==> run a <==
// MOTOR_TOP
module MOTOR_TOP#(   
    parameter C_AXI_ID_WIDTH       = 4,         
    parameter C_AXI_ADDR_WIDTH     = 16,        
    parameter C_AXI_DATA_WIDTH     = 64,        
    parameter C_AXI_NBURST_SUPPORT = 1'b0,      
    parameter C_AXI_BURST_TYPE     = 2'b00,     
    parameter WATCH_DOG_WIDTH      = 12,         
    parameter C_ADDR_SUMOFFSET     =   32'h0000_1000,
    parameter C_ADDR_MOTOR2ETH     =   32'h0000_0000,       
    parameter C_ADDR_ETH2MOTOR     =   32'hE000_0000    
)(    
    input                               sys_clk,
    input                               sys_rst,
   	output                            	saxi_wready,  
   	input [C_AXI_ID_WIDTH-1:0]        	saxi_wid,     
   	input [C_AXI_ADDR_WIDTH-1:0]      	saxi_waddr,   
   	input [7:0]                       	saxi_wlen,    
   	input [2:0]                       	saxi_wsize,   
   	input [1:0]                       	saxi_wburst,  
   	input [1:0]                       	saxi_wlock,   
   	input [3:0]                       	saxi_wcache,  
   	input [2:0]                       	saxi_wprot,   
   	input                             	saxi_wvalid,  
   	output                            	saxi_wd_wready,   
   	input [C_AXI_DATA_WIDTH-1:0]      	saxi_wd_wdata,     
   	input [C_AXI_DATA_WIDTH/8-1:0]    	saxi_wd_wstrb,     
   	input                             	saxi_wd_wlast,     
  ...
clock: 10.0 ns
lec_check: 0
cap_margin: 20
cell_pad_in_sites_detail_placement: 1
cell_pad_in_sites_global_placement: 0
core_margin: 2
core_utilization: 40
min_routing_layer: met2
place_density: 0.38
setup_slack_margin: -0.86
slew_margin: 10
tns_end_percent: 55
run.sh (not shown) runs the stock make flow with config.mk's settings and CLKGATE_MAP_FILE=.
==> inputs of run b, as changes to run a <==
CELL_PAD_IN_SITES_DETAIL_PLACEMENT = unset   (was 1)
CELL_PAD_IN_SITES_GLOBAL_PLACEMENT = unset   (was 0)
CORE_ASPECT_RATIO = 1.45   (was unset)
CORE_UTILIZATION = 72   (was 40)
CTS_CLUSTER_SIZE = 16   (was unset)
GPL_ROUTABILITY_DRIVEN = 1   (was unset)
MIN_ROUTING_LAYER = met1   (was met2)
PLACE_DENSITY = unset   (was 0.38)
SETUP_SLACK_MARGIN = 0.65   (was -0.86)
SLEW_MARGIN = 20   (was 10)
TNS_END_PERCENT = unset   (was 55)
==> flow/constraint.sdc (replaced) <==
create_clock -name core_clock -period 5.0 [get_ports {sys_clk}]
set_input_delay 1.0000 -clock core_clock [delete_from_list [all_inputs] [get_ports {sys_clk}]]
set_output_delay 1.0000 -clock core_clock [all_outputs]
set_load 0.01 [all_outputs]
==> inputs of run c, as changes to run a <==
CORE_MARGIN = 9   (was 2)
CORE_UTILIZATION = 72   (was 40)
GPL_ROUTABILITY_DRIVEN = 1   (was unset)
GPL_TIMING_DRIVEN = 0   (was unset)
HOLD_SLACK_MARGIN = 0.18   (was unset)
MIN_ROUTING_LAYER = met1   (was met2)
PLACE_DENSITY = unset   (was 0.38)
PLACE_DENSITY_LB_ADDON = 0.25   (was unset)
SETUP_SLACK_MARGIN = 0.63   (was -0.86)
SLEW_MARGIN = 20   (was 10)
TNS_END_PERCENT = 75   (was 55)
==> flow/constraint.sdc (replaced) <==
create_clock -name core_clock -period 8.12 [get_ports {sys_clk}]
set_input_delay 1.6240 -clock core_clock [delete_from_list [all_inputs] [get_ports {sys_clk}]]
set_output_delay 1.6240 -clock core_clock [all_outputs]
set_load 0.01 [all_outputs]
==> qor summary <==
quantity                                                                       run c                     run b                             run a
Share of total power consumed by net switching                                     -                    22.60%                            24.35%
Detail Placement HPWL                                                              -                  35700 um                          40530 um
CP startpoint kind                                                                 -                 flip-flop                         flip-flop
First-pass detailed-route iteration total                                          -                         5                                 8
Part of the total power dissipated in combinational logic                          -                      4.5%                              4.1%
Kind of path behind the tightest hold check                                        -    flip-flop to flip-flop            flip-flop to flip-flop
Clock-cell share of area                                                           -                    4.840%                            6.286%
Worst Path Required                                                                -                   4.00 ns                           8.00 ns
Uppermost signal routing layer after detailed routing                              -                      met4                              met5
Slowest stage cell on the critical path                                            -  sky130_fd_sc_hd__dfxtp_2  sky130_fd_sc_hd__clkdlybuf4s50_1
Clock-pin slew on the worst setup and hold paths                                   -                   0.06 ns                           0.06 ns
Pin count of the biggest net entering global routing                               -                       189                                82
WL final                                                                           -                  49850 um                          57520 um
Run status                                                 aborted with a tool error  timing/DRC/antenna clean          timing/DRC/antenna clean
Last stage reached                                                detailed placement                         -                                 -

========
==> run R <==
Starting RTL as in the previous note.
Settings: LEC_CHECK=0, ABC_AREA=1, CAP_MARGIN=0, CORE_ASPECT_RATIO=1.16, CORE_MARGIN=2, CORE_UTILIZATION=72, CTS_CLUSTER_SIZE=16, GPL_ROUTABILITY_DRIVEN=1, HOLD_SLACK_MARGIN=-0.07, MIN_ROUTING_LAYER=met1, PLACE_DENSITY=0.78, SETUP_SLACK_MARGIN=0.65, SLEW_MARGIN=35; clock period 4.91 ns.
==> run F: changes against run R <==
ABC_AREA = default   (was 1)
CAP_MARGIN = 20   (was 0)
CORE_ASPECT_RATIO = 1.45   (was 1.16)
CORE_MARGIN = 3   (was 2)
CORE_UTILIZATION = 60   (was 72)
HOLD_SLACK_MARGIN = default   (was -0.07)
PLACE_DENSITY = default   (was 0.78)
PLACE_DENSITY_LB_ADDON = 0.27   (was default)
SLEW_MARGIN = 20   (was 35)
==> flow/constraint.sdc (replaced) <==
create_clock -name core_clock -period 3.01 [get_ports {sys_clk}]
set_input_delay 0.6020 -clock core_clock [delete_from_list [all_inputs] [get_ports {sys_clk}]]
set_output_delay 0.6020 -clock core_clock [all_outputs]
set_load 0.01 [all_outputs]
==> datasheet_impl.txt <==
Summary of implementation characteristics

Parameter                              Value

Critical path
  Setup slack on the worst flop-to-flop path .................. -1320 ps
  Slowest cell delay on critical path .................. 530 ps
  Critical Path Stages .................. 16
  Crit path kind .................. flip-flop to flip-flop
  Worst endpoint data arrival time .................. about 4700 ps

Global route
  Total Routing Usage GR .................. a little under a third
  Met3 usage in global routing .................. between 3 and 4%

Final timing
  Setup violations, final .................. 32
  Final worst-path setup slack .................. -1320 ps

Run status
  Outcome .................. failed layout checks
  Layout check failures .............. negative setup slack

Cells and area
  Sequential Area .................. 6970 um2

Synth
  Most popular library cell in the synthesized design by count .................. dfxtp_1

Die
  Die Area .................. around 33,000 um2

Route
  Routed wire length .................. about 54,000 um

Power
  Power attributed to combinational cells .................. around 450 uW
(the above is from run F)
==> datasheet_impl.txt <==
Summary of implementation characteristics

Parameter                              Value

Critical path
  Slowest cell delay on critical path .................. 330 ps
  Critical Path Stages .................. 3
  Worst endpoint data arrival time .................. 3570 ps
  Crit path kind .................. flip-flop to output port
  Setup slack on the worst flop-to-flop path .................. 580 ps

Cells and area
  Combined area of the multi-input logic cells .................. 10,400 um2
  Sequential Area .................. 6960 um2

CTS
  Post-CTS Hold Buffers .................. 0

Global route
  Total Routing Usage GR .................. a little under two fifths
  Met3 usage in global routing .................. under 10%

Synth
  Most popular library cell in the synthesized design by count .................. nand2_1
  Dominant register cell in the synthesized netlist .................. dfxtp_1
  Fraction of the yosys area taken by sequential cells .................. between 30 and 40%

Route
  Routed wire length .................. 54,200 um

Final timing
  Final worst-path setup slack .................. between 300 and 400 ps
  Setup violations, final .................. 0

Run status
  Outcome .................. complete, no violations

Die
  Die Area .................. 28,600 um2
(the above is from run R)
Power is estimated from default activity; no workload was simulated.
